==> design.v <==
module interFrameSpace (samplePoint, rst, canRX, frameReady, endOverload, isOverload, isStart);
	input wire samplePoint, rst, canRX, frameReady, endOverload;
	output wire isOverload, isStart;
	parameter bit1_intermission = 0, bit2_intermission = 1, bit3_intermission = 2, bus_idle = 3;
	reg [2:0]state;
	reg isOverload0, isStart0;
	reg endError;
	assign isOverload = isOverload0;
	assign isStart = isStart0;
	always @ (posedge samplePoint) begin
		if (rst) begin
			state <= bus_idle;
			isOverload0 <= 0;
			isStart0 <= 0;
			endError <= 0;
		end else begin
		if (frameReady == 0)begin
			state <= bit1_intermission;
			isOverload0 <= 0;
			isStart0 <= 0;
			if (endOverload)
				endError <= 1;
		end
		if (isOverload) begin
			isOverload0 <= 0;
		end
		if (frameReady == 1 && endOverload == 1) begin
			if (canRX == 1) begin
				state <= bit2_intermission;
				isOverload0 <= 0;
				isStart0 <= 0;
			end else begin
				state <= bit1_intermission;
				isOverload0 <= 1;
				isStart0 <= 0;
			end
		end
		if ((frameReady == 1 && endOverload == 0) || endError == 1) begin
			case (state)
				bit1_intermission:
					if (canRX == 1) begin
						state <= bit2_intermission;
						isOverload0 <= 0;
						isStart0 <= 0;
					end else begin
						state <= bit1_intermission;
						isOverload0 <= 1;
						isStart0 <= 0;
						endError <= 0;
					end
				bit2_intermission:
					if (canRX == 1) begin
						state <= bit3_intermission;
						isOverload0 <= 0;
						isStart0 <= 0;
					end else begin
						state <= bit1_intermission;
						isOverload0 <= 1;
						isStart0 <= 0;
						endError <= 0;
					end
				bit3_intermission:
					if (canRX == 1) begin
						state <= bus_idle;
						isOverload0 <= 0;
						isStart0 <= 0;
					end else begin
						state <= bit1_intermission;
						isOverload0 <= 0;
						isStart0 <= 1;
						endError <= 0;
					end
				bus_idle:
					if (canRX == 1) begin
						state <= bus_idle;
						isOverload0 <= 0;
						isStart0 <= 0;
					end else begin
						state <= bit1_intermission;
						isOverload0 <= 0;
						isStart0 <= 1;
						endError <= 0;
					end
			endcase
		end
		end
	end
endmodule
module overload (samplePoint, rst, canRX, isOverload, isError, endOverload);
	input wire samplePoint, rst, canRX, isOverload, isError;
	output wire endOverload;
	parameter overload_flag = 0, overload_superposition = 1, overload_delimiter = 2;
	reg [1:0]state;
	reg [4:0]count;
	reg endOverload0;
	reg alredyOverError;
	assign endOverload = endOverload0;
	always @ (posedge samplePoint) begin
		if (rst) begin
			state <= overload_flag;
			count <= 0;
			endOverload0 <= 0;
			alredyOverError <= 0;
		end else begin
		if (endOverload0) begin
			endOverload0 <= 0;
		end
		if (isOverload == 1 || isError == 1 || alredyOverError == 1) begin
			case (state)
				overload_flag:  
					if (isOverload == 1 || alredyOverError == 1) begin
						if (canRX == 0) begin 
							if (count == 4) begin
								state <= overload_superposition;
								count <= count + 1;
							end else begin
								alredyOverError <= 1;
								count <= count + 1;
							end
						end else if (canRX == 1) begin
							alredyOverError <= 1;
							count <= 0;
							state <= overload_flag;
						end
					end else if (isError == 1 || alredyOverError == 1) begin
						if (canRX == 0) begin 
							if (count == 5) begin
								state <= overload_superposition;
								count <= count + 1;
							end else begin
								alredyOverError <= 1;
								count <= count + 1;
							end
						end else if (canRX == 1) begin
							alredyOverError <= 1;
							count <= 0;
							state <= overload_flag;
						end
					end
				overload_superposition:
					if (canRX == 0) begin 
						if (count < 11) begin
							count <= count + 1;
						end else begin
							count <= 0;
							state <= overload_flag;
						end
					end else if (canRX == 1) begin
						state <= overload_delimiter;
						count <= 1;
					end
				overload_delimiter:
					if (canRX == 1) begin 
						if (count < 7) begin
							count <= count + 1;
						end else begin
							endOverload0 <= 1;
							alredyOverError <= 0;
							state <= overload_flag;
							count <= 0;
						end
					end else if (canRX == 0) begin
						if (count == 7) begin 
							state <= overload_flag;
							count <= 1;
						end else begin
							count <= 0;
							state <= overload_flag;
						end
					end
			endcase
		end
		end
	end
endmodule
module framecontroller
(
	input	sp, rst, CAN_RX, reset, isStuff, errorFlag,
	output reg BS_onoff,
	output reg [1:0]CRCtype,
	output reg BRS_Stop,
	output reg invalidBit,
	output reg  CRCcalc_on,
	output reg  CRCtime, 
	output reg ackValue,
	output reg  RTR_SRR,
	output reg  IDE,
	output reg 	EDL,
	output reg  BRS,
	output reg RTR_r1,
	output reg frameReady
);
	parameter arbID_st = 0, RTR_SRR_st = 1, IDE0_st = 2, IDE1_st = 3, r0_EDL_st = 4;
	parameter extID_st = 5, extRTR_st = 6, r1_EDL_st = 7, r0_FD_st = 8, BRS_st = 9;
	parameter ESI_st = 10, DLC_st = 11, data_st = 12, crc15_st = 13, crc17_st = 14;
	parameter crc21_st = 15, crcDel_st = 16, ack_st = 17, ackDel_st = 18, eof_st = 19;
	parameter ready_st = 20, error_st = 21;
	reg		[4:0]state;
	reg		[9:0]cont;
	reg		[6:0]dlc;
	reg		FD;
	reg		bitlido;
	reg		frameReady_v;
	always @ (posedge sp) begin
		if (rst) begin
			state <= ready_st;
			cont = 0;
			dlc = 0;
			FD = 0;
			BS_onoff = 0;
			CRCtype = 0;
			CRCtime = 0;
			CRCcalc_on = 0;
			BRS_Stop = 0;
			invalidBit = 0;
			ackValue = 0;
			RTR_SRR = 0;
			IDE = 0;
			EDL = 0;
			BRS = 0;
			RTR_r1 = 0;
			frameReady_v = 1;
		end
		else
		if (reset) begin
			state <= arbID_st;
			cont = 1;
			dlc = 0;
			FD = 0;
			BS_onoff = 0;
			CRCtype = 0;
			CRCtime = 0;
			CRCcalc_on = 0;
			BRS_Stop = 0;
			invalidBit = 0;
			ackValue = 0;
			RTR_SRR = 0;
			IDE = 0;
			EDL = 0;
			BRS = 0;
			RTR_r1 = 0;
			frameReady_v = 0;
			BS_onoff = 1;
			CRCcalc_on = 1;
			if(errorFlag)
			begin
				state <= error_st;
			end
		end
		else
		if (~isStuff) begin
			case (state)
				arbID_st:  
					begin
						if(cont < 10)
						begin
							cont = cont +1;
						end
						else
						begin
							state <= RTR_SRR_st;
						end
					end
				RTR_SRR_st:  
					begin
						RTR_SRR = CAN_RX;
						if (CAN_RX)
						begin
							state <= IDE1_st;
						end
						else
						begin
							state <= IDE0_st;
						end
					end
				IDE0_st:
					begin
					IDE = CAN_RX;
					if(~CAN_RX)
						begin
							state <= r0_EDL_st;
						end
					else
						begin
							state <= error_st;
						end
					end
				IDE1_st:
					begin
					IDE = CAN_RX;
					if (CAN_RX)
						begin
							cont = 0;
							state <= extID_st;
						end
						else
						begin
							state <= r0_EDL_st;
						end
					end
				extID_st:
					if (cont < 17)
					begin
						cont = cont + 1;
					end
					else
					begin
						state <= extRTR_st;
					end
				extRTR_st:
					begin
						RTR_r1 = CAN_RX;
						state <= r1_EDL_st;
					end
				r1_EDL_st:
					begin
						EDL = CAN_RX;
						if (CAN_RX)
						begin
							state <= r0_FD_st;
						end
						else
						begin
							state <= r0_EDL_st;
						end
					end
				r0_EDL_st:
					begin
						EDL = CAN_RX;
						if (CAN_RX)
						begin
							state <= r0_FD_st;
						end
						else
						begin
							cont = 0;
							state <= DLC_st;
						end
					end
				r0_FD_st:
					if(~CAN_RX)
					begin
						FD = 1;
						state <= BRS_st;
					end
					else
					begin
						state <= error_st;
					end
				BRS_st:
					begin
						BRS = CAN_RX;
						BRS_Stop = CAN_RX;
						state <= ESI_st;
					end
				ESI_st:
					begin
						cont = 0;
						state <= DLC_st;
					end
				DLC_st: 
					begin
						dlc = dlc << 1;
						dlc = dlc + CAN_RX;
						cont = cont + 1;
						bitlido = CAN_RX;
						if (cont == 4  && dlc != 0) 
						begin
							cont = 0;
							if(dlc > 8 && FD == 0)
							begin
								dlc = 8;
							end
							else if(dlc > 8)
							begin
								case(dlc)
									9:
										dlc = 12;
									10:
										dlc = 16;
									11:
										dlc = 20;
									12:
										dlc = 24;
									13:
										dlc = 32;
									14:
										dlc = 48;
									15:
										dlc = 64;
								endcase
							end
							state <= data_st;
						end
						else if(cont == 4 && dlc == 0)
						begin
							cont =0;
							if(FD == 0)
							begin
								state <= crc15_st;
							end
							else if(dlc <= 16)
							begin
								state <= crc17_st;
							end
							else
							begin
								state <= crc21_st;
							end
						end
					end
				data_st:
					begin
						if(FD)
							begin
								BRS_Stop = 1;
							end
						cont = cont + 1;
						if (cont==8*dlc)  
						begin
							if(FD == 0)
							begin
								cont = 0;
								state <= crc15_st;
							end
							else if(dlc <= 16)
							begin
								cont = 0;
								state <= crc17_st;
							end
							else
							begin
								cont = 0;
								state <= crc21_st;
							end
						end
					end
				crc15_st:
					begin
						CRCcalc_on =0;
						CRCtime = 1;
						CRCtype = 1;
						cont = cont +1;
						if (cont==15)
						begin
							state <= crcDel_st;
						end
					end
				crc17_st:
					begin
						CRCcalc_on =0;
						CRCtime = 1;
						CRCtype = 2;
						cont = cont +1;
						if (cont==17)
						begin
							state <= crcDel_st;
						end
					end
				crc21_st:
					begin
						CRCcalc_on =0;
						CRCtime = 1;
						CRCtype = 3;
						cont = cont +1;
						if (cont==21)
						begin
							state <= crcDel_st;
						end
					end
				crcDel_st:
					begin
						CRCtime = 0;
						CRCtype = 0;
						BS_onoff = 0;
						BRS_Stop = 0;
						if(CAN_RX)
						begin
							state <= ack_st;
						end
						else
						begin
							state <= error_st;
						end
					end
				ack_st:
					state <= ackDel_st;
				ackDel_st:
					if(CAN_RX)
					begin
						cont = 0;
						state <= eof_st;
					end
					else
					begin
						state <= error_st;
					end
				eof_st:
					begin
						cont = cont +1;
						if(cont==7)
						begin
							frameReady_v = 1;
							state <= ready_st;
						end
					end
				ready_st:
					begin
						frameReady_v = 1;
						state <= ready_st;
					end
				error_st:
					begin
						cont = 0;
						dlc = 0;
						FD = 0;
					end
			endcase
		end
		frameReady <= frameReady_v;
	end
endmodule
module DatavsRemote(
RTR_SRR,
IDE,
RTR_r1,
isRemote
);
	input RTR_SRR, IDE, RTR_r1;
	output isRemote;
	assign isRemote = RTR_SRR & (IDE ~^ RTR_r1);
endmodule
module frameSize
(
	input	sp, rst, isStuff, reset,
	output reg [9:0] size
);
	always @ (posedge sp) begin
		if (rst)
			begin
				size <= 10'b0;
			end
		else if (reset)
			begin
				size <= 10'b1;
			end
		else if (~isStuff)
			begin
				size <= size + 1;
			end
	end
endmodule
module frameStorage
(
	input	sp, rst, CAN_RX, isStuff, reset,
	output reg [150:0] frame
);
	always @ (posedge sp) begin
		if (rst)
			begin
				frame = 0;
			end
		else if (reset)
			begin
				frame = 0;
				frame = frame << 1;
				frame = frame + CAN_RX;
			end
		else if (~isStuff)
			begin
				frame = frame << 1;
				frame = frame + CAN_RX;
			end
	end
endmodule
module frameMakerTop (samplePoint, reset, canRX, isError, isStuff, endOverload, BS_onoff, CRCtype, BRS_Stop, invalidBit, CRCcalc_on, CRCtime, ackValue, IDE, EDL, BRS, isRemote, size, frame, frameReady, isStart);
	input wire samplePoint, reset, canRX, isError, isStuff;
	output wire endOverload, BS_onoff, BRS_Stop, invalidBit, CRCcalc_on, CRCtime, ackValue, IDE, EDL, BRS, isRemote, frameReady, isStart;
	output wire [1:0] CRCtype;
	output wire [9:0] size;
	output wire [150:0] frame;
	wire isOverloadFromInterframe, RTR_SRR, RTR_r1;
	interFrameSpace ifs (samplePoint, reset, canRX, frameReady, endOverload, isOverloadFromInterframe, isStart);
	overload ov (samplePoint, reset, canRX, isOverloadFromInterframe, isError, endOverload);
	framecontroller fc (samplePoint, reset, canRX, isStart, isStuff, isError, BS_onoff, CRCtype, BRS_Stop, invalidBit, CRCcalc_on, CRCtime, ackValue, RTR_SRR, IDE, EDL, BRS, RTR_r1, frameReady);
	DatavsRemote dr (RTR_SRR, IDE, RTR_r1, isRemote);
	frameSize fsz (samplePoint, reset, isStuff, isStart, size);
	frameStorage fst (samplePoint, reset, canRX, isStuff, isStart, frame);
endmodule
==> run.sh <==
#!/bin/bash
# the make line also repeats each setting of config.mk as NAME=value (left out here)
make -C /OpenROAD-flow-scripts/flow DESIGN_CONFIG=/design/flow/config.mk WORK_HOME=/design/flow/orfs CLKGATE_MAP_FILE= finish
==> config.mk <==
export PLATFORM = sky130hd
export DESIGN_NAME = frameMakerTop
export DESIGN_NICKNAME = frameMakerTop
export VERILOG_FILES = /design/flow/design.v
export SDC_FILE = /design/flow/constraint.sdc
export NUM_CORES = 4
export LEC_CHECK = 0
export ABC_AREA = 1
export CAP_MARGIN = 20
export CORE_MARGIN = 2
export CORE_UTILIZATION = 72
export CTS_CLUSTER_DIAMETER = 192
export CTS_CLUSTER_SIZE = 53
export PLACE_DENSITY_LB_ADDON = 0.3
export SLEW_MARGIN = 20
==> constraint.sdc <==
create_clock -name core_clock -period 2.03 [get_ports {samplePoint}]
set_input_delay 0.4060 -clock core_clock [delete_from_list [all_inputs] [get_ports {samplePoint}]]
set_output_delay 0.4060 -clock core_clock [all_outputs]
set_load 0.01 [all_outputs]
==> results of run 1 <==
==> impl_metrics.csv, run 1 <==
group,metric,value,unit
status,status,"stopped before the end",
status,flow.stopped_at,"global placement (3_3_place_gp)",
status,first-error,"[ERROR FLW-0024] Place density exceeds 1.0 (current PLACE_DENSITY_LB_ADDON =  0.3). Please check if the value of  PLACE_DENSITY_LB_ADDON is between 0 and 0.99.",
floorplan,ios,181,
logic_synthesis,top_area_frac,0.490,
logic_synthesis,async_reset_ff_frac,0,
logic_synthesis,edf_count,0,
logic_synthesis,ys_cells,1309,
logic_synthesis,synth_chip_area,9400,um2
logic_synthesis,ys_types,41,
floorplan,dieWidth,118,um
floorplan,core_region_area,12700,um2
floorplan,core.rowCount,41,
logic_synthesis,synth_cells,1309,
logic_synthesis,synthMuxAreaShare,0,
logic_synthesis,avgSynthCellArea,7.18,um2
logic_synthesis,aoi_share,0.167,
floorplan,die_y,118,um
logic_synthesis,ys_sh_xor,0,
logic_synthesis,top_cell,"nand2_1",
floorplan,initCoreUtil,0.742,
logic_synthesis,top_logic_kind,"simple AND/OR/NAND/NOR gates",
logic_synthesis,netlist_area,9400,um2
logic_synthesis,top_cells_by_area,"dfxtp_1 (49%), nand2_1 (18%), a21oi_1 (11%)",
logic_synthesis,synth_warnings,5,
logic_synthesis,ys.flops,230,
logic_synthesis,common_cells,"nand2_1 (439), dfxtp_1 (230), a21oi_1 (204), inv_1 (92), nor2_1 (67)",
logic_synthesis,ys.flop_type,"dfxtp_1",
floorplan,die_area,14000,um2
logic_synthesis,ys_sh_simple,0.266,
logic_synthesis,adder_share,0.0106,
logic_synthesis,top_area_cell,"dfxtp_1",
logic_synthesis,synth_seq_share,0.490,
==> run 2: changes to the inputs <==
Settings changed: ABC_AREA 1 to unset, CORE_UTILIZATION 72 to 68, CTS_CLUSTER_DIAMETER 192 to unset, CTS_CLUSTER_SIZE 53 to 33, PLACE_DENSITY_LB_ADDON 0.3 to unset.
Clock period 2.03 ns to 1.83 ns, I/O delays scaled along.
==> run 2 against run 1 <==
Die area grew 8.4%. Synthesized cell count shrank 20%. The run fails in global routing (5_1_grt). Area after synthesis up 2.6%.
==> impl_metrics.csv, run 2 <==
group,metric,value,unit
logic_synthesis,synth_seq_share,0.477,
logic_synthesis,ys.flop_type,"dfxtp_1",
logic_synthesis,netlist_area,9650,um2
logic_synthesis,top_area_cell,"dfxtp_1",
floorplan,dieWidth,123,um
placed_design,dp_hpwl,17800,um
logic_synthesis,synth_cells,1050,
floorplan,initCoreUtil,0.695,
status,first-error,"[ERROR DPL-0038] Utilization greater than 100%, impossible to legalize",
status,status,"stopped before the end",
floorplan,ios,181,
logic_synthesis,async_reset_ff_frac,0,
status,flow.stopped_at,"global routing (5_1_grt)",
logic_synthesis,ys_sh_xor,0.0180,
clock_network,numCtsBuffers,23,
logic_synthesis,common_cells,"dfxtp_1 (230), nor2_1 (205), mux2i_1 (157), a21oi_1 (55), nand2_1 (54)",
logic_synthesis,ys_types,73,
floorplan,die_y,123,um
logic_synthesis,top_area_frac,0.477,
logic_synthesis,ys.flops,230,
logic_synthesis,top_cells_by_area,"dfxtp_1 (48%), mux2i_1 (16%), nor2_1 (8.0%)",
clock_network,cts_buffer_depth,3,
placed_design,placed_area,12200,um2
placed_design,placed_cells,1433,
logic_synthesis,edf_count,0,
placed_design,gp_congestion,0.907,
clock_network,hold_buffers,0,
logic_synthesis,ys_cells,1050,
logic_synthesis,top_cell,"dfxtp_1",
logic_synthesis,top_logic_kind,"simple AND/OR/NAND/NOR gates",
logic_synthesis,synth_warnings,5,
logic_synthesis,ys_sh_simple,0.180,
logic_synthesis,avgSynthCellArea,9.19,um2
clock_network,cts_root_buf,"clkbuf_16",
logic_synthesis,synthMuxAreaShare,0.164,
logic_synthesis,aoi_share,0.110,
clock_network,htreeDepth,1,
placed_design,port_buffers,178,
floorplan,core.rowCount,43,
logic_synthesis,synth_chip_area,9650,um2
clock_network,cts_sinks,230,
floorplan,die_area,15200,um2
floorplan,core_region_area,13900,um2
logic_synthesis,adder_share,0.0104,
[run 2: timing repair]
action / CTS
pin swaps: 32
gates cloned: 1
buffers inserted: 11
resized: 161
endpoints found under the setup margin: 107
hold endpoints to repair: 0
[run 2: metrics by stage]
step                setup TNS (ns)  hold WS [ns]  setup WS (ns)
floorplan                  -0.0522         0.446        -0.0522
CTS                          -2.86         0.179         -0.191
detailed placement           -9.92         0.469         -0.433
global placement             -6.26         0.464         -0.272
==> run 3: changes to the inputs <==
Settings changed: ABC_AREA set to 1, CORE_UTILIZATION 68 to 65, CTS_CLUSTER_SIZE 33 to unset, PLACE_DENSITY set to 0.4.
Clock period 1.83 ns to 5.34 ns, I/O delays scaled along.
==> run 3 against run 2 <==
The run now finishes clean. Die area increased by 1.9%. Area after synthesis fell by 2.6%. Synthesized cell count grew 25%.
==> impl_metrics.csv, run 3 <==
group,metric,value,unit
status,status,"finished clean",
setup_path,r2r_cells,12,
setup_path,rr_startpoint,"fc.cont[1]",
pwr,combPwrFrac,0.061,
pwr,p_switching,823,uW
setup_path,setup.worst_path.end,"fc.cont[2]",
placed_design,placed_cells,1607,
sta,slew_violations,0,
logic_synthesis,edf_count,0,
placed_design,gp_congestion,0.932,
sta,finalClockPeriodUsage,0.593,
logic_synthesis,ys.flops,230,
final_layout,fill_cells,824,
clock_network,clk_latency,0.51,ns
detailed_routing,drc,0,
sta,worst_slew_pin_slew,0.844,ns
min_path,hp-class,"reg2reg",
logic_synthesis,synthMuxAreaShare,0,
setup_path,crit_family,"buffers and inverters",
logic_synthesis,top_area_frac,0.490,
clock_network,cts_buffer_depth,3,
placed_design,port_buffers,178,
setup_path,start_kind,"input pin",
setup_path,end_kind,"register",
global_routing,antenna_found_initial,0,
placed_design,pre_cts_slack,1.80,ns
logic_synthesis,top_area_cell,"dfxtp_1",
pwr,seq-power,1750,uW
global_routing,track_usage,0.317,
detailed_routing,met2_length,12500,um
final_layout,syn2layout_area_growth,26.9,%
sta,relSlewSlack,0.438,
detailed_routing,top_layer_used,"met4",
detailed_routing,vias,9378,
pwr,powerComb,214,uW
logic_synthesis,synth_warnings,5,
setup_path,slowest_delay,0.52,ns
setup_path,cp_max_fo,18,
detailed_routing,drtAntennaViolNets,0,
setup_path,worstPathArrival,3.57,ns
detailed_routing,drtIter0Drc,978,
setup_path,cp.depth,11,
floorplan,initCoreUtil,0.672,
logic_synthesis,synth_chip_area,9400,um2
min_path,hold_depth,2,
setup_path,worstSetupPathType,"in2reg",
final_layout,fin_nets,1465,
floorplan,die_area,15400,um2
logic_synthesis,adder_share,0.0106,
detailed_routing,wl,26000,um
detailed_routing,routed-wl-met3,2370,um
setup_path,crit_start,"canRX",
clock_network,clk_pin_slew,0.06,ns
logic_synthesis,netlist_area,9400,um2
detailed_routing,drt_pass1_iterations,7,
setup_path,reg2reg_to,"fc.frameReady",
final_layout,combGateArea,4180,um2
logic_synthesis,avgSynthCellArea,7.18,um2
logic_synthesis,top_cells_by_area,"dfxtp_1 (49%), nand2_1 (18%), a21oi_1 (11%)",
global_routing,grt_pass1_wl,41600,um
clock_network,cts_sinks,230,
logic_synthesis,ys_types,41,
sta,finalHoldViolCount,0,
clock_network,ctsResizeCount,0,
sta,final-setup-viol-count,0,
logic_synthesis,async_reset_ff_frac,0,
logic_synthesis,ys_sh_xor,0,
logic_synthesis,synth_seq_share,0.490,
sta,finalHoldWorstSlack,0.432,ns
detailed_routing,antenna_cells,0,
sta,setup_ws,2.17,ns
clock_network,htreeDepth,1,
floorplan,die_y,124,um
global_routing,grt_max_degree,92,
pwr,power_clock,1560,uW
clock_network,hold_buffers,0,
global_routing,grt_pass1_vias,8629,
detailed_routing,wl_per_cell,15.8,um
setup_path,r2r_slack,3.05,ns
detailed_routing,viasPerCell,5.69,
logic_synthesis,ys_cells,1309,
logic_synthesis,synth_cells,1309,
logic_synthesis,top_logic_kind,"simple AND/OR/NAND/NOR gates",
clock_network,postCtsSetupBuffers,0,
clock_network,numCtsBuffers,23,
pwr,seqPwrFrac,0.497,
global_routing,overflow,0,
pwr,vdd_drop_max,0.000234,V
sta,fmaxAchievable,316,MHz
clock_network,cts_root_buf,"clkbuf_16",
final_layout,final-seq-area,4600,um2
job,tool_warnings,33,
sta,finalSetupTns,0,ns
job,max-cap-violations,0,
floorplan,dieWidth,124,um
floorplan,ios,181,
logic_synthesis,ys_sh_simple,0.266,
setup_path,cp.buffers_inverters,5,
detailed_routing,wl_met1,10300,um
sta,finalCriticalPeriod,3.17,ns
floorplan,core.rowCount,43,
min_path,hp-start,"ifs.state[3]",
pwr,p_leak,0.00416,uW
floorplan,core_region_area,14000,um2
final_layout,finalNonFillerCells,1647,
pwr,p_clk_frac,0.442,
logic_synthesis,common_cells,"nand2_1 (439), dfxtp_1 (230), a21oi_1 (204), inv_1 (92), nor2_1 (67)",
sta,fin_skew,0.0195,ns
setup_path,crit_slowest_cell,"clkinv_1",
setup_path,worstPathCellList,"clkdlybuf4s50_1 -> buf_4 -> clkinv_1 -> nand2_1 -> o211ai_1 -> a21oi_1 -> nand3_1 -> inv_1 -> o2111ai_1 -> nand2_1 -> inv_1",
logic_synthesis,aoi_share,0.167,
pwr,sw_frac_of_total,0.234,
pwr,p_per_area,295,nW/um2
setup_path,required,5.74,ns
sta,rsz0062_at_grt,"false",
placed_design,dp_hpwl,16300,um
clock_network,cts_tree,"built",
logic_synthesis,top_cell,"nand2_1",
pwr,top_power_group,"registers",
logic_synthesis,ys.flop_type,"dfxtp_1",
pwr,p_int,2700,uW
min_path,whs_endpoint,"ifs.state[2]",
==> run 3: through the flow <==
stage,cell area [um2],total power (uW),utilization
2_1_floorplan,9410,1940,-
5_1_grt,11900,3630,0.853
4_1_cts,11900,3530,0.853
6_report,11900,3520,0.853
3_5_place_dp,11200,2000,0.801
3_3_place_gp,11200,1990,0.801
==> run 3: layout make-up <==
class	count	area share
multi-input combinational	917	0.350
sequential	230	0.386
tap	180	0.0189
timing repair buffer	183	0.153
inverter	97	0.0309
clock inverter	5	0.00451
clock buffer	35	0.0562
==> run 3: layer usage <==
metal  vias up  GRT usage
met3        67     0.0838
li1       4549          -
met2       431      0.535
met1      4331      0.391
met4         0      0.117
met5         -          0
==> run 4: changes to the inputs <==
Settings changed: CAP_MARGIN 20 to 10, CELL_PAD_IN_SITES_DETAIL_PLACEMENT set to 0, CORE_ASPECT_RATIO set to 0.98, CORE_UTILIZATION 65 to 66, CTS_CLUSTER_DIAMETER set to 29, CTS_CLUSTER_SIZE set to 58, GPL_ROUTABILITY_DRIVEN set to 0, HOLD_SLACK_MARGIN set to 0.29, MAX_ROUTING_LAYER set to met4, PLACE_DENSITY 0.4 to unset, PLACE_DENSITY_LB_ADDON set to 0.24, SLEW_MARGIN 20 to 40, TNS_END_PERCENT set to 40.
Clock period 5.34 ns to 1.88 ns, I/O delays scaled along.
==> run 4 against run 3 <==
The flow now stops in global routing (5_1_grt). Die area fell by 1.5%. Area after synthesis did not move. Synthesized cell count did not move.
==> impl_metrics.csv, run 4 <==
group,metric,value,unit
status,status,"stopped before the end",
logic_synthesis,ys.flop_type,"dfxtp_1",
logic_synthesis,adder_share,0.0106,
logic_synthesis,synthMuxAreaShare,0,
logic_synthesis,async_reset_ff_frac,0,
logic_synthesis,common_cells,"nand2_1 (439), dfxtp_1 (230), a21oi_1 (204), inv_1 (92), nor2_1 (67)",
logic_synthesis,aoi_share,0.167,
logic_synthesis,netlist_area,9400,um2
floorplan,dieWidth,125,um
floorplan,ios,181,
logic_synthesis,ys_cells,1309,
floorplan,initCoreUtil,0.670,
logic_synthesis,top_cells_by_area,"dfxtp_1 (49%), nand2_1 (18%), a21oi_1 (11%)",
floorplan,core_region_area,14000,um2
placed_design,dp_hpwl,17700,um
floorplan,die_area,15200,um2
logic_synthesis,ys_sh_simple,0.266,
logic_synthesis,top_cell,"nand2_1",
logic_synthesis,ys.flops,230,
clock_network,htreeDepth,2,
logic_synthesis,ys_sh_xor,0,
logic_synthesis,avgSynthCellArea,7.18,um2
floorplan,die_y,122,um
logic_synthesis,top_area_cell,"dfxtp_1",
logic_synthesis,synth_chip_area,9400,um2
logic_synthesis,synth_cells,1309,
logic_synthesis,synth_warnings,5,
placed_design,placed_area,11800,um2
logic_synthesis,synth_seq_share,0.490,
logic_synthesis,top_area_frac,0.490,
logic_synthesis,ys_types,41,
clock_network,numCtsBuffers,39,
clock_network,cts_sinks,230,
status,flow.stopped_at,"global routing (5_1_grt)",
logic_synthesis,edf_count,0,
placed_design,port_buffers,178,
logic_synthesis,top_logic_kind,"simple AND/OR/NAND/NOR gates",
clock_network,cts_root_buf,"clkbuf_16",
clock_network,cts_buffer_depth,3,
status,first-error,"[ERROR DPL-0038] Utilization greater than 100%, impossible to legalize",
floorplan,core.rowCount,43,
==> run 4: what timing repair did <==
item                                    in CTS
hold endpoints to repair                     2
resized                                     91
endpoints found under the setup margin      40
pin swaps                                   21
setup buffers                                9
hold buffers                                 2
==> run 4: stage by stage <==
step / instances / util / setup slack, ns
after floorplan: 1310 / - / 0.0492
after global placement: 1677 / 0.842 / -0.189
after detailed placement: 1677 / 0.842 / -0.217
after CTS: 1759 / 0.962 / -0.0553
==> run 5: changes to the inputs <==
Settings changed: CORE_UTILIZATION 66 to 69, PLACE_DENSITY set to 0.61, PLACE_DENSITY_LB_ADDON 0.24 to unset, SETUP_SLACK_MARGIN set to 0.54, SLEW_MARGIN 40 to 20.
Clock period 1.88 ns to 2.42 ns, I/O delays scaled along.
==> run 5 against run 4 <==
The flow again stops in global routing (5_1_grt). Die area fell by 4.2%. Area after synthesis unchanged. Synthesized cell count unchanged.
==> impl_metrics.csv, run 5 <==
group,metric,value,unit
status,status,"stopped before the end",
status,flow.stopped_at,"global routing (5_1_grt)",
status,first-error,"[ERROR DPL-0038] Utilization greater than 100%, impossible to legalize",
logic_synthesis,synth_warnings,5,
logic_synthesis,ys_cells,1309,
logic_synthesis,ys.flop_type,"dfxtp_1",
logic_synthesis,common_cells,"nand2_1 (439), dfxtp_1 (230), a21oi_1 (204), inv_1 (92), nor2_1 (67)",
clock_network,cts_buffer_depth,3,
logic_synthesis,async_reset_ff_frac,0,
clock_network,cts_root_buf,"clkbuf_16",
logic_synthesis,top_area_frac,0.490,
logic_synthesis,top_area_cell,"dfxtp_1",
clock_network,htreeDepth,2,
logic_synthesis,aoi_share,0.167,
floorplan,core.rowCount,42,
placed_design,dp_hpwl,16700,um
logic_synthesis,ys_types,41,
placed_design,pre_cts_slack,0.0913,ns
floorplan,dieWidth,122,um
logic_synthesis,netlist_area,9400,um2
placed_design,port_buffers,178,
logic_synthesis,ys_sh_xor,0,
logic_synthesis,synth_seq_share,0.490,
logic_synthesis,synth_chip_area,9400,um2
clock_network,numCtsBuffers,40,
floorplan,ios,181,
logic_synthesis,ys_sh_simple,0.266,
floorplan,initCoreUtil,0.702,
floorplan,die_y,120,um
logic_synthesis,top_logic_kind,"simple AND/OR/NAND/NOR gates",
logic_synthesis,ys.flops,230,
floorplan,core_region_area,13400,um2
logic_synthesis,synthMuxAreaShare,0,
logic_synthesis,adder_share,0.0106,
clock_network,hold_buffers,0,
logic_synthesis,top_cells_by_area,"dfxtp_1 (49%), nand2_1 (18%), a21oi_1 (11%)",
clock_network,cts_sinks,230,
logic_synthesis,synth_cells,1309,
logic_synthesis,edf_count,0,
logic_synthesis,top_cell,"nand2_1",
logic_synthesis,avgSynthCellArea,7.18,um2
floorplan,die_area,14600,um2
## run 5: per-stage QoR
stage	instance area (um2)	utilization	hold slack (ns)	instances	total power [uW]
floorplan	9410	-	0.408	1310	4280
global placement	11300	0.842	0.420	1611	4420
detailed placement	11300	0.842	0.427	1611	4420
CTS	12800	0.956	0.390	1698	9950
## run 5: repair_timing
action | CTS
cloned | 2
resized | 109
buffers inserted | 12
pin swaps | 14
endpoints found under the setup margin | 196
==> run 6: changes to the inputs <==
Settings changed: CAP_MARGIN 10 to 20, CELL_PAD_IN_SITES_DETAIL_PLACEMENT 0 to unset, CORE_ASPECT_RATIO 0.98 to unset, CORE_UTILIZATION 69 to 58, CTS_CLUSTER_DIAMETER 29 to unset, CTS_CLUSTER_SIZE 58 to unset, GPL_ROUTABILITY_DRIVEN 0 to unset, HOLD_SLACK_MARGIN 0.29 to unset, MAX_ROUTING_LAYER met4 to unset, PLACE_DENSITY 0.61 to unset, SETUP_SLACK_MARGIN 0.54 to unset, TNS_END_PERCENT 40 to unset.
Clock period 2.42 ns to 2.06 ns, I/O delays scaled along.
==> run 6 against run 5 <==
The run now finishes clean. Synthesized cell count stayed put. Area after synthesis is the same. Die area rose by 18%.
==> impl_metrics.csv, run 6 <==
group,metric,value,unit
placed_design,port_buffers,178,
detailed_routing,viasPerCell,5.45,
placed_design,placed_area,11700,um2
logic_synthesis,adder_share,0.0106,
detailed_routing,wl,26500,um
floorplan,initCoreUtil,0.592,
placed_design,dp_hpwl,17300,um
logic_synthesis,ys_types,41,
sta,fmaxAchievable,509,MHz
logic_synthesis,avgSynthCellArea,7.18,um2
clock_network,clk_latency,0.51,ns
setup_path,start_kind,"register",
logic_synthesis,ys_cells,1309,
detailed_routing,drt_pass1_iterations,5,
logic_synthesis,ys.flop_type,"dfxtp_1",
pwr,p_leak,0.00454,uW
setup_path,crit_top_cell,"nor2_4",
sta,rsz0062_at_grt,"true",
global_routing,grt_pass1_wl,42800,um
logic_synthesis,synth_warnings,5,
setup_path,rr_startpoint,"fc.cont[1]",
detailed_routing,vias,9492,
final_layout,fill_cells,1131,
final_layout,syn2layout_area_growth,35.6,%
logic_synthesis,top_area_cell,"dfxtp_1",
sta,fin_skew,0.0101,ns
final_layout,fin_nets,1522,
pwr,p_clk_frac,0.470,
global_routing,track_usage,0.292,
setup_path,r2r_cells,13,
placed_design,gp_congestion,0.882,
pwr,p_switching,2280,uW
final_layout,finish.instance_area,12700,um2
pwr,sw_frac_of_total,0.231,
floorplan,die_area,17200,um2
min_path,whs_endpoint,"fsz.size[1]",
logic_synthesis,synthMuxAreaShare,0,
clock_network,cts_tree,"built",
setup_path,crit_family,"simple AND/OR/NAND/NOR gates",
pwr,power_clock,4640,uW
floorplan,ios,181,
setup_path,cp_max_fo,6,
global_routing,antenna_found_initial,1,
setup_path,worstSetupPathType,"reg2reg",
detailed_routing,drc,0,
min_path,hp-class,"in2reg",
setup_path,r2r_slack,0.1,ns
detailed_routing,drtIter0Drc,637,
clock_network,htreeDepth,1,
clock_network,postCtsSetupBuffers,0,
floorplan,core.rowCount,46,
pwr,top_power_group,"clock",
logic_synthesis,ys_sh_xor,0,
pwr,seqPwrFrac,0.460,
floorplan,die_y,131,um
floorplan,core_region_area,15900,um2
clock_network,clk_pin_slew,0.06,ns
job,tool_warnings,36,
pwr,seq-power,4540,uW
logic_synthesis,top_logic_kind,"simple AND/OR/NAND/NOR gates",
sta,slew_violations,0,
sta,worst_slew_pin_slew,0.699,ns
logic_synthesis,netlist_area,9400,um2
setup_path,worstPathCellList,"buf_12 -> nand3_2 -> nor2_4 -> nand2_1 -> nand2_2 -> nand2_2 -> nor2_4 -> buf_6 -> nand3_2 -> nor2_4 -> nand3_1 -> nand3_1 -> a21oi_1",
pwr,powerComb,692,uW
logic_synthesis,top_area_frac,0.490,
global_routing,grt_pass1_vias,8778,
sta,final-setup-viol-count,0,
logic_synthesis,async_reset_ff_frac,0,
sta,finalHoldViolCount,0,
floorplan,dieWidth,131,um
logic_synthesis,aoi_share,0.167,
detailed_routing,drtAntennaViolNets,0,
clock_network,numCtsBuffers,24,
setup_path,slowest_delay,0.37,ns
min_path,hp-start,"isStuff",
logic_synthesis,edf_count,0,
logic_synthesis,ys.flops,230,
setup_path,cp.buffers_inverters,2,
sta,finalClockPeriodUsage,0.953,
setup_path,setup.worst_path.end,"fc.dlc[3]",
global_routing,grt_max_degree,150,
setup_path,crit_slowest_cell,"dfxtp_4",
global_routing,overflow,0,
setup_path,cp.depth,13,
clock_network,cts_sinks,230,
min_path,hold_depth,3,
logic_synthesis,top_cell,"nand2_1",
clock_network,cts_buffer_depth,3,
clock_network,cts_root_buf,"clkbuf_16",
logic_synthesis,synth_cells,1309,
sta,finalSetupTns,0,ns
logic_synthesis,synth_chip_area,9400,um2
logic_synthesis,common_cells,"nand2_1 (439), dfxtp_1 (230), a21oi_1 (204), inv_1 (92), nor2_1 (67)",
status,status,"finished clean",
logic_synthesis,synth_seq_share,0.490,
pwr,p_per_area,774,nW/um2
detailed_routing,wl_per_cell,15.2,um
setup_path,crit_start,"fc.cont[1]",
setup_path,end_kind,"register",
pwr,combPwrFrac,0.070,
setup_path,reg2reg_to,"fc.dlc[3]",
sta,relSlewSlack,0.534,
job,max-cap-violations,0,
setup_path,worstPathArrival,2.35,ns
logic_synthesis,ys_sh_simple,0.266,
pwr,vdd_drop_max,0.000670,V
clock_network,hold_buffers,0,
pwr,p_int,7590,uW
logic_synthesis,top_cells_by_area,"dfxtp_1 (49%), nand2_1 (18%), a21oi_1 (11%)",
sta,finalCriticalPeriod,1.96,ns
setup_path,required,2.45,ns
-- run 6: cell type report --
type,instances,area [um2],share of cell area
sequential,230,4620,0.362
multi-input combinational,917,4330,0.339
timing repair buffer,238,2290,0.180
clock buffer,33,696,0.0546
inverter,97,373,0.0292
tap,216,270,0.0212
clock inverter,10,160,0.0126
timing repair inverter,1,7.51,0.000589
antenna,1,2.50,0.000196
-- run 6: stage by stage --
stage,hold WS [ns],total power [uW],utilization,instances,setup slack (ns)
after floorplan,0.408,5030,-,1310,0.229
after global placement,0.423,5280,0.737,1698,-0.114
after detailed placement,0.422,5280,0.737,1698,-0.185
after CTS,0.256,9880,0.792,1741,0.00252
after global routing,0.262,10200,0.803,1743,-0.0340
final,0.270,9870,0.803,1743,0.0966
-- run 6: repair_timing --
item                       CTS  global route
hold endpoints to repair     0             0
gates resized                7            45
setup endpoints to repair   17            25
pin swaps                    2            13
cloned                       0             1
-- run 6: per-layer routing --
layer | wire length (um) | GRT usage | vias up
met5 | 0 | 0 | -
met2 | 12600 | 0.493 | 365
met1 | 10800 | 0.363 | 4394
li1 | - | - | 4678
met4 | 747 | 0.0978 | 0
met3 | 2350 | 0.0799 | 55
==> run 7: changes to the inputs <==
Settings changed: CORE_UTILIZATION 58 to 56, CTS_CLUSTER_SIZE set to 56.
Clock period 2.06 ns to 1.5 ns, I/O delays scaled along.
==> run 7 against run 6 <==
The layout now fails its checks (setup timing). Setup slack got worse by 0.68 ns. Combinational power up 86%. Register-to-register slack worse by 0.68 ns. Synthesized cell count is the same. Clock skew hardly changed. Via count grew 5.0%. Area after synthesis unchanged. Routed wire length rose by 8.5%. Final area increased by 8.0%. Global-route usage is 0.86 points higher. Fmax down 5.5%. Largest cell class unchanged.
==> impl_metrics.csv, run 7 <==
group,metric,value,unit
status,status,"complete, but fails checks",
status,check.faults,"setup timing",
logic_synthesis,top_area_cell,"dfxtp_1",
logic_synthesis,top_logic_kind,"simple AND/OR/NAND/NOR gates",
logic_synthesis,synth_seq_share,0.490,
logic_synthesis,netlist_area,9400,um2
min_path,hp-start,"isStuff",
setup_path,setup.worst_path.end,"fc.cont[6]",
logic_synthesis,ys_types,41,
placed_design,placed_area,12600,um2
placed_design,gp_congestion,0.962,
sta,slew_violations,0,
min_path,whs_endpoint,"fsz.size[2]",
final_layout,finalNonFillerCells,1858,
clock_network,cts_buffer_depth,3,
sta,finalCriticalPeriod,2.08,ns
setup_path,slowest_delay,0.38,ns
floorplan,core_region_area,16500,um2
logic_synthesis,common_cells,"nand2_1 (439), dfxtp_1 (230), a21oi_1 (204), inv_1 (92), nor2_1 (67)",
logic_synthesis,adder_share,0.0106,
logic_synthesis,ys_sh_simple,0.266,
detailed_routing,wl_per_cell,15.5,um
min_path,hold_depth,5,
final_layout,syn2layout_area_growth,46.4,%
detailed_routing,drtAntennaViolNets,0,
pwr,vdd_drop_max,0.000840,V
placed_design,dp_hpwl,18300,um
clock_network,htreeDepth,1,
logic_synthesis,async_reset_ff_frac,0,
setup_path,r2r_slack,-0.58,ns
setup_path,crit_slowest_cell,"dfxtp_4",
detailed_routing,vias,9969,
pwr,p_int,10400,uW
pwr,seq-power,6240,uW
clock_network,clk_pin_slew,0.07,ns
placed_design,placed_cells,1796,
placed_design,pre_cts_slack,-0.682,ns
sta,fin_skew,0.00983,ns
pwr,p_per_area,991,nW/um2
setup_path,worstPathCellList,"nand3_2 -> nor2_4 -> nand2_1 -> nand2_2 -> nand2_1 -> nand2_1 -> inv_1 -> nand2_1 -> nor2_4 -> nand2_2 -> nand2_2 -> nand2_4 -> nand2_2 -> a21oi_2",
detailed_routing,antenna_cells,0,
placed_design,port_buffers,178,
detailed_routing,drc,0,
detailed_routing,wl,28800,um
sta,relSlewSlack,0.618,
detailed_routing,drt_pass1_iterations,5,
pwr,sw_frac_of_total,0.235,
logic_synthesis,top_cell,"nand2_1",
sta,fmaxAchievable,481,MHz
logic_synthesis,synth_chip_area,9400,um2
detailed_routing,drtIter0Drc,674,
sta,finalHoldViolCount,0,
setup_path,worstSetupPathType,"reg2reg",
global_routing,grt_pass1_wl,44900,um
logic_synthesis,edf_count,0,
final_layout,final-seq-area,4650,um2
setup_path,crit_start,"fc.cont[2]",
setup_path,r2r_cells,14,
final_layout,fill_cells,1139,
pwr,p_clk_frac,0.448,
final_layout,fin_nets,1635,
setup_path,cp.depth,14,
setup_path,rr_startpoint,"fc.cont[2]",
global_routing,grt_max_degree,71,
setup_path,start_kind,"register",
clock_network,numCtsBuffers,24,
floorplan,ios,181,
floorplan,initCoreUtil,0.569,
logic_synthesis,ys_cells,1309,
logic_synthesis,ys.flops,230,
sta,rsz0062_at_grt,"true",
setup_path,cp_max_fo,7,
pwr,seqPwrFrac,0.457,
sta,finalClockPeriodUsage,1.39,
global_routing,track_usage,0.301,
min_path,hp-class,"in2reg",
logic_synthesis,ys.flop_type,"dfxtp_1",
pwr,combPwrFrac,0.094,
floorplan,core.rowCount,47,
setup_path,worstPathArrival,2.50,ns
pwr,p_switching,3210,uW
clock_network,cts_tree,"built",
clock_network,clk_latency,0.51,ns
job,tool_warnings,36,
final_layout,finish.instance_area,13800,um2
sta,setup_ws,-0.579,ns
logic_synthesis,top_area_frac,0.490,
logic_synthesis,synthMuxAreaShare,0,
sta,finalSetupTns,-10.78,ns
global_routing,overflow,0,
floorplan,die_y,134,um
global_routing,antenna_found_initial,0,
pwr,power_clock,6120,uW
setup_path,crit_family,"simple AND/OR/NAND/NOR gates",
global_routing,grt_pass1_vias,9388,
job,max-cap-violations,0,
detailed_routing,viasPerCell,5.37,
setup_path,reg2reg_to,"fc.cont[6]",
pwr,p_leak,0.00584,uW
final_layout,combGateArea,4610,um2
pwr,top_power_group,"registers",
pwr,powerComb,1290,uW
clock_network,cts_root_buf,"clkbuf_16",
logic_synthesis,aoi_share,0.167,
setup_path,end_kind,"register",
setup_path,cp.buffers_inverters,1,
logic_synthesis,synth_warnings,5,
floorplan,dieWidth,134,um
clock_network,cts_sinks,230,
logic_synthesis,top_cells_by_area,"dfxtp_1 (49%), nand2_1 (18%), a21oi_1 (11%)",
setup_path,required,1.92,ns
floorplan,die_area,17800,um2
sta,final-setup-viol-count,28,
logic_synthesis,synth_cells,1309,
logic_synthesis,ys_sh_xor,0,
sta,worst_slew_pin_slew,0.572,ns
logic_synthesis,avgSynthCellArea,7.18,um2
run 7: layout make-up:
cell class | instances | area share
flip-flops and latches | 230 | 0.338
multi-input cells | 917 | 0.335
repair buffers | 352 | 0.221
clock buffers | 39 | 0.0544
inverters | 97 | 0.0275
well taps | 220 | 0.0200
clock inverters | 3 | 0.00473
run 7: routing by layer:
layer  track usage  vias up  wire (um)
met2         0.508      343      14000
met1         0.372     4645      11500
li1              -     4907          -
met4         0.102        0        928
met3        0.0841       74       2340
met5             0        -          0
run 7: what timing repair did:
item	4_1_cts	5_1_grt
pin swaps	22	30
buffers inserted	7	13
resized	238	126
setup endpoints to repair	205	86
hold buffers	0	0
gates cloned	0	0
run 7: per-stage QoR:
| stage | hold slack [ns] | util | power [uW] |
|---|---|---|---|
| final | 0.259 | 0.833 | 13600 |
| after global placement | 0.425 | 0.761 | 7440 |
| after detailed placement | 0.418 | 0.761 | 7450 |
| after floorplan | 0.398 | - | 6940 |
| after global routing | 0.276 | 0.833 | 14100 |
| after CTS | 0.225 | 0.810 | 13500 |
==> run 8: changes to the inputs <==
Settings changed: ABC_AREA 1 to 0, CAP_MARGIN 20 to 10, CELL_PAD_IN_SITES_DETAIL_PLACEMENT set to 0, CORE_ASPECT_RATIO set to 0.82, CORE_UTILIZATION 56 to 60, CTS_CLUSTER_SIZE 56 to 63, GPL_ROUTABILITY_DRIVEN set to 0, MAX_ROUTING_LAYER set to met4, PLACE_DENSITY_LB_ADDON set to 0.17, SETUP_SLACK_MARGIN set to -0.48, TNS_END_PERCENT set to 40.
Clock period 1.5 ns to 5.21 ns, I/O delays scaled along.
==> run 8 against run 7 <==
Now clean on timing, DRC and antenna. Sequential share of layout area up 4.0 points. Clock power is 75% lower. Register-to-register slack improved by 3.2 ns. Critical path type is now in2reg.
==> impl_metrics.csv, run 8 <==
group,metric,value,unit
status,status,"finished clean",
global_routing,track_usage,0.276,
global_routing,grt_pass1_vias,7422,
clock_network,hold_buffers,0,
logic_synthesis,synth_warnings,5,
sta,finalHoldWorstSlack,0.476,ns
detailed_routing,drc,0,
pwr,vdd_drop_max,0.000240,V
logic_synthesis,adder_share,0.0104,
sta,finalSetupTns,0,ns
sta,relSlewSlack,0.309,
pwr,p_per_area,291,nW/um2
setup_path,worstPathArrival,3.53,ns
floorplan,die_y,119,um
min_path,hp-class,"reg2reg",
pwr,top_power_group,"registers",
final_layout,syn2layout_area_growth,26.2,%
placed_design,placed_area,11500,um2
pwr,p_leak,0.00478,uW
logic_synthesis,avgSynthCellArea,9.19,um2
logic_synthesis,synthMuxAreaShare,0.164,
detailed_routing,wl,23500,um
clock_network,clk_pin_slew,0.06,ns
global_routing,grt_pass1_wl,38000,um
logic_synthesis,aoi_share,0.110,
logic_synthesis,top_cell,"dfxtp_1",
setup_path,crit_family,"buffers and inverters",
min_path,hp-start,"fc.state[14]",
final_layout,finish.instance_area,12200,um2
logic_synthesis,edf_count,0,
clock_network,cts_tree,"built",
placed_design,port_buffers,178,
setup_path,crit_start,"reset",
logic_synthesis,top_area_cell,"dfxtp_1",
pwr,p_switching,817,uW
floorplan,core.rowCount,41,
floorplan,die_area,17100,um2
clock_network,numCtsBuffers,23,
logic_synthesis,ys.flop_type,"dfxtp_1",
placed_design,dp_hpwl,15200,um
job,max-cap-violations,0,
logic_synthesis,ys_sh_xor,0.0180,
sta,finalCriticalPeriod,3.15,ns
setup_path,cp.buffers_inverters,3,
setup_path,slowest_delay,0.94,ns
sta,finalHoldViolCount,0,
final_layout,fill_cells,1081,
global_routing,overflow,0,
sta,final-setup-viol-count,0,
final_layout,combGateArea,4670,um2
logic_synthesis,async_reset_ff_frac,0,
floorplan,dieWidth,144,um
setup_path,setup.worst_path.end,"fst.frame[7]",
clock_network,htreeDepth,1,
clock_network,cts_sinks,230,
pwr,seqPwrFrac,0.505,
logic_synthesis,common_cells,"dfxtp_1 (230), nor2_1 (205), mux2i_1 (157), a21oi_1 (55), nand2_1 (54)",
global_routing,grt_max_degree,79,
job,tool_warnings,31,
detailed_routing,wl_per_cell,16.6,um
sta,fin_skew,0.0135,ns
sta,slew_violations,0,
clock_network,clk_latency,0.51,ns
pwr,seq-power,1790,uW
min_path,hold_depth,2,
sta,fmaxAchievable,318,MHz
pwr,sw_frac_of_total,0.231,
logic_synthesis,ys_types,73,
logic_synthesis,ys_cells,1050,
logic_synthesis,synth_cells,1050,
setup_path,end_kind,"register",
pwr,combPwrFrac,0.055,
sta,worst_slew_pin_slew,1.04,ns
detailed_routing,drtAntennaViolNets,0,
sta,rsz0062_at_grt,"false",
final_layout,final-seq-area,4600,um2
clock_network,ctsResizeCount,0,
pwr,power_clock,1550,uW
logic_synthesis,top_area_frac,0.477,
setup_path,required,5.59,ns
floorplan,initCoreUtil,0.621,
setup_path,worstPathCellList,"clkdlybuf4s50_1 -> inv_1 -> nand2_4 -> buf_4 -> nor2_1",
setup_path,start_kind,"input pin",
logic_synthesis,ys_sh_simple,0.180,
final_layout,fin_nets,1206,
logic_synthesis,netlist_area,9650,um2
setup_path,r2r_slack,2.67,ns
detailed_routing,drt_pass1_iterations,5,
clock_network,cts_buffer_depth,3,
logic_synthesis,top_logic_kind,"simple AND/OR/NAND/NOR gates",
clock_network,cts_root_buf,"clkbuf_16",
floorplan,ios,181,
logic_synthesis,top_cells_by_area,"dfxtp_1 (48%), mux2i_1 (16%), nor2_1 (8.0%)",
floorplan,core_region_area,15500,um2
setup_path,crit_slowest_cell,"clkdlybuf4s50_1",
pwr,powerComb,196,uW
setup_path,worstSetupPathType,"in2reg",
detailed_routing,antenna_cells,0,
detailed_routing,drtIter0Drc,553,
logic_synthesis,synth_seq_share,0.477,
pwr,p_clk_frac,0.439,
setup_path,cp_max_fo,72,
pwr,p_int,2720,uW
setup_path,cp.depth,5,
global_routing,antenna_found_initial,0,
detailed_routing,viasPerCell,5.64,
setup_path,r2r_cells,8,
min_path,whs_endpoint,"fc.state[14]",
sta,finalClockPeriodUsage,0.604,
logic_synthesis,ys.flops,230,
setup_path,rr_startpoint,"fc.cont[1]",
clock_network,postCtsSetupBuffers,0,
logic_synthesis,synth_chip_area,9650,um2
detailed_routing,vias,8016,
setup_path,reg2reg_to,"fc.cont[0]",
-- run 8: cell type report --
cell class                 count  area share
multi-input combinational    732       0.384
sequential                   230       0.378
timing repair buffer         185       0.152
clock buffer                  34      0.0548
tap                          215      0.0221
inverter                      21     0.00648
clock inverter                 5     0.00257
-- run 8: metrics by stage --
stage,utilization,total power (uW),setup WS (ns),std cells
floorplan,-,1970,2.85,1051
global placement,0.738,2020,1.65,1383
detailed placement,0.738,2020,1.60,1383
CTS,0.783,3550,2.10,1422
global route,0.783,3650,1.93,1422
finish,0.783,3540,2.06,1422
-- run 8: metal layers --
metal	vias up	part of all wire	global-route usage	routed length, um
li1	3919	-	-	-
met1	3774	0.44	0.366	10300
met2	285	0.46	0.432	10800
met3	38	0.083	0.0655	1950
met4	0	0.021	0.0625	485
met5	-	0	-	0
==> run 9: changes to the inputs <==
Settings changed: ABC_AREA 0 to 1, CAP_MARGIN 10 to 20, CELL_PAD_IN_SITES_DETAIL_PLACEMENT 0 to 1, CELL_PAD_IN_SITES_GLOBAL_PLACEMENT set to 1, CORE_MARGIN 2 to 10, CORE_UTILIZATION 60 to 41, CTS_CLUSTER_SIZE 63 to 58, GPL_ROUTABILITY_DRIVEN 0 to 1, HOLD_SLACK_MARGIN set to 0.03, PLACE_DENSITY_LB_ADDON 0.17 to 0.01, SETUP_SLACK_MARGIN -0.48 to unset, SLEW_MARGIN 20 to 0.
==> run 9 against run 8 <==
Utilization shrank 25 points. First-iteration DRC count increased by 26%. Sequential power about the same. Critical path depth rose by 5. Highest routed layer unchanged.
==> impl_metrics.csv, run 9 <==
group,metric,value,unit
final_layout,fill_cells,2866,
clock_network,cts_sinks,230,
job,tool_warnings,33,
min_path,whs_endpoint,"ifs.state[2]",
logic_synthesis,ys_types,41,
setup_path,worstSetupPathType,"in2reg",
logic_synthesis,synth_warnings,5,
sta,finalClockPeriodUsage,0.669,
sta,worst_slew_pin_slew,0.856,ns
global_routing,track_usage,0.211,
pwr,seq-power,1800,uW
global_routing,antenna_found_initial,0,
clock_network,hold_buffers,0,
sta,finalHoldViolCount,0,
logic_synthesis,adder_share,0.0106,
setup_path,r2r_slack,2.76,ns
min_path,hp-start,"ifs.state[3]",
floorplan,core_region_area,22700,um2
setup_path,start_kind,"input pin",
detailed_routing,drtAntennaViolNets,0,
logic_synthesis,top_logic_kind,"simple AND/OR/NAND/NOR gates",
setup_path,worstPathCellList,"clkdlybuf4s50_1 -> clkinv_1 -> nand2_1 -> o211ai_1 -> a21oi_1 -> nand3_1 -> inv_1 -> o2111ai_1 -> nand2_1 -> inv_1",
logic_synthesis,synthMuxAreaShare,0,
setup_path,rr_startpoint,"fc.cont[1]",
logic_synthesis,top_area_cell,"dfxtp_1",
global_routing,grt_pass1_vias,9155,
clock_network,ctsResizeCount,0,
logic_synthesis,edf_count,0,
logic_synthesis,avgSynthCellArea,7.18,um2
detailed_routing,vias,9203,
setup_path,crit_family,"buffers and inverters",
pwr,p_per_area,309,nW/um2
sta,rsz0062_at_grt,"false",
sta,final-setup-viol-count,0,
detailed_routing,wl,31300,um
pwr,top_power_group,"registers",
detailed_routing,drtIter0Drc,695,
logic_synthesis,netlist_area,9400,um2
clock_network,cts_buffer_depth,3,
setup_path,cp.depth,10,
pwr,p_switching,942,uW
logic_synthesis,aoi_share,0.167,
setup_path,setup.worst_path.end,"fc.cont[2]",
detailed_routing,drc,0,
logic_synthesis,ys.flops,230,
global_routing,grt_max_degree,168,
clock_network,htreeDepth,1,
setup_path,cp.buffers_inverters,4,
floorplan,ios,181,
pwr,p_int,2830,uW
global_routing,overflow,0,
pwr,powerComb,233,uW
logic_synthesis,ys_sh_simple,0.266,
logic_synthesis,ys_sh_xor,0,
pwr,power_clock,1740,uW
sta,fmaxAchievable,287,MHz
sta,slew_violations,0,
detailed_routing,wl_per_cell,17.6,um
logic_synthesis,top_cells_by_area,"dfxtp_1 (49%), nand2_1 (18%), a21oi_1 (11%)",
logic_synthesis,async_reset_ff_frac,0,
logic_synthesis,top_area_frac,0.490,
setup_path,crit_start,"canRX",
sta,finalSetupTns,0,ns
clock_network,postCtsSetupBuffers,0,
pwr,sw_frac_of_total,0.250,
min_path,hp-class,"reg2reg",
detailed_routing,drt_pass1_iterations,5,
final_layout,fin_nets,1467,
pwr,p_leak,0.00421,uW
floorplan,die_area,29400,um2
detailed_routing,viasPerCell,5.16,
job,max-cap-violations,0,
detailed_routing,antenna_cells,0,
logic_synthesis,synth_cells,1309,
min_path,hold_depth,2,
setup_path,required,5.64,ns
setup_path,slowest_delay,0.85,ns
clock_network,numCtsBuffers,25,
floorplan,core.rowCount,50,
setup_path,worstPathArrival,3.91,ns
logic_synthesis,synth_seq_share,0.490,
logic_synthesis,ys_cells,1309,
sta,finalHoldWorstSlack,0.447,ns
status,status,"finished clean",
placed_design,port_buffers,178,
pwr,p_clk_frac,0.462,
logic_synthesis,synth_chip_area,9400,um2
logic_synthesis,top_cell,"nand2_1",
final_layout,syn2layout_area_growth,29.6,%
floorplan,dieWidth,187,um
logic_synthesis,common_cells,"nand2_1 (439), dfxtp_1 (230), a21oi_1 (204), inv_1 (92), nor2_1 (67)",
sta,fin_skew,0.00828,ns
logic_synthesis,ys.flop_type,"dfxtp_1",
setup_path,end_kind,"register",
clock_network,clk_pin_slew,0.06,ns
pwr,seqPwrFrac,0.476,
setup_path,cp_max_fo,18,
global_routing,grt_pass1_wl,50500,um
setup_path,reg2reg_to,"fc.frameReady",
placed_design,dp_hpwl,21900,um
pwr,vdd_drop_max,0.000187,V
pwr,p_total,3770,uW
setup_path,crit_slowest_cell,"clkdlybuf4s50_1",
pwr,combPwrFrac,0.062,
floorplan,initCoreUtil,0.414,
clock_network,cts_root_buf,"clkbuf_16",
clock_network,clk_latency,0.52,ns
floorplan,die_y,157,um
sta,finalCriticalPeriod,3.49,ns
setup_path,r2r_cells,12,
placed_design,gp_congestion,0.888,
sta,relSlewSlack,0.429,
clock_network,cts_tree,"built",
## run 9: per-layer routing
metal  vias up  global-route usage  routed length, um
met5         -                   -                  0
met3        35              0.0546               2190
met2       204               0.314              13600
li1       4570                   -                  -
met1      4394               0.286              15100
met4         0              0.0372                410
## run 9: final cells by class
cell class | count | area, um2 | area share
Sequential cell | 230 | 4600 | 0.378
Multi-Input combinational cell | 917 | 4180 | 0.343
Timing Repair Buffer | 183 | 1840 | 0.151
Clock buffer | 34 | 699 | 0.0574
Tap cell | 312 | 390 | 0.0320
Inverter | 97 | 369 | 0.0303
Clock inverter | 11 | 97.6 | 0.00801
## run 9: stage by stage
stage / utilization / area (um2) / cells / worst slack, ns
global placement: 0.501 / 11400 / 1739 / 1.40
floorplan: - / 9410 / 1310 / 2.89
global route: 0.537 / 12200 / 1784 / 1.44
CTS: 0.537 / 12200 / 1784 / 1.79
finish: 0.537 / 12200 / 1784 / 1.72
detailed placement: 0.501 / 11400 / 1739 / 1.23
==> run 10: changes to the inputs <==
Settings changed: CAP_MARGIN 20 to 0, CELL_PAD_IN_SITES_DETAIL_PLACEMENT 1 to unset, CELL_PAD_IN_SITES_GLOBAL_PLACEMENT 1 to unset, CORE_ASPECT_RATIO 0.82 to unset, CORE_MARGIN 10 to 2, CORE_UTILIZATION 41 to 72, CTS_CLUSTER_DIAMETER set to 358, CTS_CLUSTER_SIZE 58 to 93, GPL_ROUTABILITY_DRIVEN 1 to unset, HOLD_SLACK_MARGIN 0.03 to unset, MAX_ROUTING_LAYER met4 to unset, PLACE_DENSITY set to 0.41, PLACE_DENSITY_LB_ADDON 0.01 to unset, SLEW_MARGIN 0 to 20, TNS_END_PERCENT 40 to 15.
Clock period 5.21 ns to 2.08 ns, I/O delays scaled along.
==> run 10 against run 9 <==
The flow now stops in global routing (5_1_grt). Die area fell by 52%. Area after synthesis did not move. Synthesized cell count did not move.
==> impl_metrics.csv, run 10 <==
group,metric,value,unit
logic_synthesis,top_cells_by_area,"dfxtp_1 (49%), nand2_1 (18%), a21oi_1 (11%)",
logic_synthesis,aoi_share,0.167,
logic_synthesis,ys.flops,230,
logic_synthesis,top_area_cell,"dfxtp_1",
status,first-error,"[ERROR GRT-0232] Routing congestion too high. Check the congestion heatmap in the GUI.",
logic_synthesis,synth_cells,1309,
logic_synthesis,ys_types,41,
logic_synthesis,edf_count,0,
logic_synthesis,synth_warnings,5,
placed_design,pre_cts_slack,-0.0560,ns
logic_synthesis,top_cell,"nand2_1",
clock_network,htreeDepth,1,
logic_synthesis,ys_cells,1309,
logic_synthesis,synth_chip_area,9400,um2
placed_design,port_buffers,178,
floorplan,initCoreUtil,0.742,
floorplan,die_y,118,um
logic_synthesis,async_reset_ff_frac,0,
logic_synthesis,ys_sh_xor,0,
clock_network,cts_buffer_depth,3,
floorplan,core.rowCount,41,
logic_synthesis,top_logic_kind,"simple AND/OR/NAND/NOR gates",
logic_synthesis,top_area_frac,0.490,
global_routing,track_usage,0.666,
placed_design,placed_area,11600,um2
floorplan,ios,181,
placed_design,placed_cells,1636,
logic_synthesis,synth_seq_share,0.490,
logic_synthesis,adder_share,0.0106,
logic_synthesis,netlist_area,9400,um2
placed_design,dp_hpwl,20700,um
floorplan,die_area,14000,um2
logic_synthesis,ys.flop_type,"dfxtp_1",
logic_synthesis,ys_sh_simple,0.266,
logic_synthesis,synthMuxAreaShare,0,
floorplan,core_region_area,12700,um2
clock_network,numCtsBuffers,6,
logic_synthesis,avgSynthCellArea,7.18,um2
placed_design,gp_congestion,1.01,
clock_network,cts_root_buf,"clkbuf_16",
clock_network,cts_sinks,230,
global_routing,overflow,3,
floorplan,dieWidth,118,um
logic_synthesis,common_cells,"nand2_1 (439), dfxtp_1 (230), a21oi_1 (204), inv_1 (92), nor2_1 (67)",
status,status,"stopped before the end",
status,flow.stopped_at,"global routing (5_1_grt)",
==> run 10: routing by layer <==
metal	overflow	global-route usage
met4	1	0.671
met2	2	0.901
met1	0	0.671
met3	0	0.419
met5	0	0.0809
==> run 10: repair_timing <==
action                                  4_1_cts
hold buffers                                  0
resized                                      18
endpoints found under the setup margin       28
setup buffers                                 3
pin swaps                                     3
hold endpoints to repair                      0
==> run 10: through the flow <==
step / hold WS (ns) / total power, uW
2_1_floorplan: 0.408 / 4980
3_5_place_dp: 0.433 / 5230
3_3_place_gp: 0.422 / 5210
4_1_cts: 0.259 / 7100
==> run 11: changes to the inputs <==
Settings changed: ABC_AREA 1 to unset, CAP_MARGIN 0 to 20, CORE_UTILIZATION 72 to 40, CTS_CLUSTER_DIAMETER 358 to unset, CTS_CLUSTER_SIZE 93 to unset, GPL_TIMING_DRIVEN set to 0, HOLD_SLACK_MARGIN set to 0.01, PLACE_DENSITY 0.41 to unset, TNS_END_PERCENT 15 to unset.
Clock period 2.08 ns to 5.0 ns, I/O delays scaled along.
==> run 11 against run 10 <==
The run now finishes clean. Die area grew 81%. Area after synthesis grew 2.6%. Synthesized cell count shrank 20%.
==> impl_metrics.csv, run 11 <==
group,metric,value,unit
status,status,"finished clean",
clock_network,cts_tree,"built",
final_layout,finish.instance_area,12700,um2
pwr,sw_frac_of_total,0.234,
pwr,powerComb,225,uW
placed_design,port_buffers,177,
floorplan,die_area,25400,um2
sta,finalClockPeriodUsage,0.600,
setup_path,crit_family,"buffers and inverters",
placed_design,gp_congestion,0.820,
setup_path,setup.worst_path.end,"ifs.state[2]",
logic_synthesis,aoi_share,0.110,
floorplan,core.rowCount,56,
setup_path,worstPathArrival,3.46,ns
logic_synthesis,synth_warnings,5,
pwr,seqPwrFrac,0.465,
clock_network,ctsResizeCount,0,
logic_synthesis,ys_sh_xor,0.0180,
detailed_routing,wl,25300,um
setup_path,worstPathCellList,"clkdlybuf4s50_1 -> clkbuf_1 -> clkbuf_1 -> clkbuf_1 -> nand2_1 -> nor3b_1",
global_routing,antenna_found_initial,0,
floorplan,ios,181,
detailed_routing,drc,0,
job,tool_warnings,31,
sta,fin_skew,0.0140,ns
global_routing,overflow,0,
setup_path,crit_slowest_cell,"clkbuf_1",
floorplan,core_region_area,23500,um2
logic_synthesis,synth_seq_share,0.477,
setup_path,end_kind,"register",
clock_network,cts_buffer_depth,3,
pwr,p_clk_frac,0.479,
logic_synthesis,avgSynthCellArea,9.19,um2
detailed_routing,vias,8074,
detailed_routing,viasPerCell,5.07,
floorplan,dieWidth,159,um
sta,rsz0062_at_grt,"false",
pwr,p_int,3070,uW
min_path,hp-class,"reg2reg",
final_layout,fill_cells,2237,
setup_path,reg2reg_to,"fc.state[17]",
placed_design,placed_area,11800,um2
final_layout,syn2layout_area_growth,31.6,%
logic_synthesis,netlist_area,9650,um2
global_routing,track_usage,0.194,
sta,final-setup-viol-count,0,
global_routing,grt_pass1_wl,41000,um
detailed_routing,drtAntennaViolNets,0,
pwr,power_clock,1920,uW
setup_path,cp.buffers_inverters,4,
pwr,combPwrFrac,0.056,
sta,relSlewSlack,0.539,
global_routing,grt_max_degree,15,
logic_synthesis,ys.flops,230,
setup_path,rr_startpoint,"ifs.isStart0",
logic_synthesis,edf_count,0,
pwr,p_total,4010,uW
min_path,hold_depth,2,
clock_network,postCtsSetupBuffers,0,
setup_path,slowest_delay,0.58,ns
detailed_routing,drt_pass1_iterations,5,
setup_path,start_kind,"input pin",
logic_synthesis,top_cell,"dfxtp_1",
setup_path,cp.depth,6,
pwr,vdd_drop_max,0.000296,V
detailed_routing,wl_per_cell,15.9,um
pwr,p_leak,0.00499,uW
logic_synthesis,top_area_cell,"dfxtp_1",
floorplan,initCoreUtil,0.410,
logic_synthesis,adder_share,0.0104,
clock_network,htreeDepth,1,
sta,finalSetupTns,0,ns
clock_network,hold_buffers,0,
clock_network,clk_pin_slew,0.06,ns
detailed_routing,antenna_cells,0,
setup_path,crit_start,"canRX",
min_path,whs_endpoint,"fc.state[14]",
pwr,p_switching,936,uW
logic_synthesis,synth_chip_area,9650,um2
detailed_routing,drtIter0Drc,433,
clock_network,clk_latency,0.54,ns
logic_synthesis,ys_types,73,
logic_synthesis,synthMuxAreaShare,0.164,
pwr,p_per_area,316,nW/um2
setup_path,r2r_slack,2.48,ns
floorplan,die_y,159,um
clock_network,cts_root_buf,"clkbuf_16",
job,max-cap-violations,0,
sta,finalHoldViolCount,0,
sta,finalCriticalPeriod,3.00,ns
setup_path,cp_max_fo,10,
logic_synthesis,top_logic_kind,"simple AND/OR/NAND/NOR gates",
sta,worst_slew_pin_slew,0.691,ns
clock_network,cts_sinks,230,
logic_synthesis,ys.flop_type,"dfxtp_1",
setup_path,required,5.46,ns
pwr,seq-power,1860,uW
final_layout,fin_nets,1269,
clock_network,numCtsBuffers,26,
logic_synthesis,top_area_frac,0.477,
setup_path,r2r_cells,6,
setup_path,worstSetupPathType,"in2reg",
logic_synthesis,ys_cells,1050,
logic_synthesis,async_reset_ff_frac,0,
logic_synthesis,synth_cells,1050,
logic_synthesis,common_cells,"dfxtp_1 (230), nor2_1 (205), mux2i_1 (157), a21oi_1 (55), nand2_1 (54)",
sta,slew_violations,0,
placed_design,dp_hpwl,17800,um
logic_synthesis,top_cells_by_area,"dfxtp_1 (48%), mux2i_1 (16%), nor2_1 (8.0%)",
logic_synthesis,ys_sh_simple,0.180,
min_path,hp-start,"fc.state[14]",
setup_path,crit_top_cell,"clkbuf_1",
sta,fmaxAchievable,333,MHz
global_routing,grt_pass1_vias,7674,
pwr,top_power_group,"clock",
## run 11: through the flow
| stage | cells | worst slack [ns] | utilization | hold slack, ns |
|---|---|---|---|---|
| finish | 1593 | 2.00 | 0.539 | 0.480 |
| CTS | 1593 | 1.96 | 0.539 | 0.481 |
| floorplan | 1051 | 2.68 | - | 0.446 |
| global placement | 1547 | 1.39 | 0.502 | 0.460 |
| global route | 1593 | 1.83 | 0.539 | 0.519 |
| detailed placement | 1547 | 1.42 | 0.502 | 0.475 |
## run 11: metal layers
layer,GRT usage,share of wire,up-vias
met5,0,0,-
met4,0.0351,0.014,0
met3,0.0722,0.089,26
met2,0.315,0.46,204
met1,0.249,0.44,3803
li1,-,-,4041
## run 11: area by class of cell
class,instances,area [um2],area share
tap,319,399,0.0314
inverter,21,78.8,0.00621
clock buffer,37,752,0.0592
timing repair buffer,177,1770,0.140
multi-input combinational,732,4660,0.367
buffer,68,305,0.0240
clock inverter,9,124,0.00975
sequential,230,4600,0.363
No activity file was given, so power comes from the tool's default toggle rates.
